Setup of run 1:
==> flow/design.v (excerpt) <==
module microprocessor(clk, rst, outputPorts, inputPorts, imem_addr, imem_data, dmem_addr, dmem_we, dmem_wdata, dmem_rdata);
Size: ~64,000 um^2 of cells after synthesis.
export LEC_CHECK = 0
export CAP_MARGIN = 20
export CELL_PAD_IN_SITES_DETAIL_PLACEMENT = 2
export CORE_ASPECT_RATIO = 1.23
export CORE_MARGIN = 2
export CORE_UTILIZATION = 47
export GPL_TIMING_DRIVEN = 1
export HOLD_SLACK_MARGIN = 0.11
export MAX_ROUTING_LAYER = met5
export PLACE_DENSITY = 0.39
export SETUP_SLACK_MARGIN = 0.42
export SLEW_MARGIN = 20
create_clock -name core_clock -period 5.03 [get_ports {clk}]
run.sh (not shown) runs the stock make flow with config.mk's settings and CLKGATE_MAP_FILE=.
[inputs] run 2 vs run 1
- putting ABC_AREA at 1 where nothing was set
- swapping 47 for 70 in CORE_UTILIZATION
- clearing MAX_ROUTING_LAYER, which used to be met5
- clearing GPL_TIMING_DRIVEN, which used to be 1
- clearing HOLD_SLACK_MARGIN, which used to be 0.11
- clearing PLACE_DENSITY, which used to be 0.39
- putting CTS_CLUSTER_SIZE at 58 where nothing was set
- clearing SETUP_SLACK_MARGIN, which used to be 0.42
- clearing CORE_ASPECT_RATIO, which used to be 1.23
- clearing CELL_PAD_IN_SITES_DETAIL_PLACEMENT, which used to be 2
- swapping 5.03 for 2.79 in the clock period (ns, I/O delays scaled along)
## What came out
- In run 2 the implementation completed, yet the final layout does not meet the checks, the culprit being setup timing.
- Run 2: number of failing setup endpoints in the final timing report 12 above run 1
- From run 1 to run 2 the numbers moved as follows: number of resized instances in the post-cts repair step went up 143; critical path buffer and inverter count went up 5; non-clock buffer count went up about 200%; met2 layer usage reported by global route went up 13 points.
- Per the comparison of run 2 with run 1, area growth from synthesis to layout went up by 6.8 points, final weighted congestion of routability-driven global placement went up by 0.12, count of mapped cells out of synthesis went up by 2,575, count of instantiated cells in the yosys netlist went up by 55%.
### run 2 -> run 3
- CTS_CLUSTER_SIZE removed (was 58)
- MAX_ROUTING_LAYER newly set to met4
- CORE_UTILIZATION changed from 70 to 54
- CTS_CLUSTER_DIAMETER newly set to 371
- SLEW_MARGIN changed from 20 to 35
- ABC_AREA removed (was 1)
- CELL_PAD_IN_SITES_GLOBAL_PLACEMENT newly set to 3
- the clock period (ns, I/O delays scaled along) changed from 2.79 to 4.95
Notes after the runs:
- Looking at the reports, run 3 completed the entire flow and the layout it produced met the timing, DRC and antenna checks.
- On run 3: final critical delay including setup and external delays is 1.55 ns higher than what run 2 gave.
- Run comparison: run 2 biggest combinational cell group after synthesis AND-OR/OR-AND gates; run 3 biggest combinational cell group after synthesis multiplexers
- Run 3 vs. run 2: proportion of synthesized chip area in sequential cells +1.7 points; detail-routed net length per standard cell +about 15%; number of cells on the worst reg-to-reg path -3; overall power of the completed layout -about 46%.
What run 4 does differently from run 3 at the input level:
- CTS_CLUSTER_DIAMETER: 371 -> unset
- CELL_PAD_IN_SITES_GLOBAL_PLACEMENT: 3 -> unset
- GPL_ROUTABILITY_DRIVEN: unset -> 0
- MAX_ROUTING_LAYER: met4 -> unset
- CORE_UTILIZATION: 54 -> 40
- ABC_AREA: unset -> 1
- SLEW_MARGIN: 35 -> 20
- the clock period (ns, I/O delays scaled along): 4.95 -> 6.0
--- outcome ---
Highest metal layer with signal wires: met4 -> run 3, met5 -> run 4. The higher sequential power of run 3 and run 4 is in run 3. Count of plain and timing-repair buffers in the layout was lower in run 4 than in run 3. Summary of run 4 over run 3: design area now larger; number of standard cells reported by yosys up 55%. Summary: with run 3 as the reference, number of nets at the end of the flow in run 4 moved up by more than a quarter. The run showing the greater met3 usage in global routing is run 4. In the reports for run 3 and run 4, the smaller flop share of the area belongs to run 4. Run comparison: run 4 slowest cell on the critical path fa_1; run 3 slowest cell on the critical path dfxtp_1.
Input changes introduced in run 5 (baseline for comparison: run 4):
- MIN_ROUTING_LAYER newly set to met2
- CTS_CLUSTER_SIZE newly set to 93
- GPL_ROUTABILITY_DRIVEN changed from 0 to 1
- MAX_ROUTING_LAYER newly set to met4
- CELL_PAD_IN_SITES_GLOBAL_PLACEMENT newly set to 1
- HOLD_SLACK_MARGIN newly set to 0.03
- SETUP_SLACK_MARGIN newly set to -0.15
- GPL_TIMING_DRIVEN newly set to 0
- SLEW_MARGIN changed from 20 to 25
- CTS_CLUSTER_DIAMETER newly set to 44
- CAP_MARGIN changed from 20 to 15
### Flow results
Status: run 5 FAILED at global routing (tool error)
Between run 5 and run 4, the floorplan die area figures differ only marginally.
[compare] base=run 4 new=run 5: initial standard-cell utilization of the core held; count of instantiated cells in the yosys netlist held.
Between run 4 and run 5, number of buffers inserted during clock tree synthesis is lower for run 4, run 5 comes in above that.
Comparing run 4 against run 5, there is no change at all in synthesized area divided by synthesized cell count.
As far as post-synthesis instance area goes, run 5 and run 4 are indistinguishable; the numbers are identical.
Against run 4, run 5 reports a number of placed instances, taps included that is higher.
Compared with run 4, run 5 shows a placed cell area that is 4.6% higher.
~same vertical die dimension in run 4 and run 5
Run 4 → run 5: instance tally after logic synthesis has remained practically unchanged; minimum setup slack after placement went down.
Power figures rest on the tool's default switching activity, not on a simulated workload.
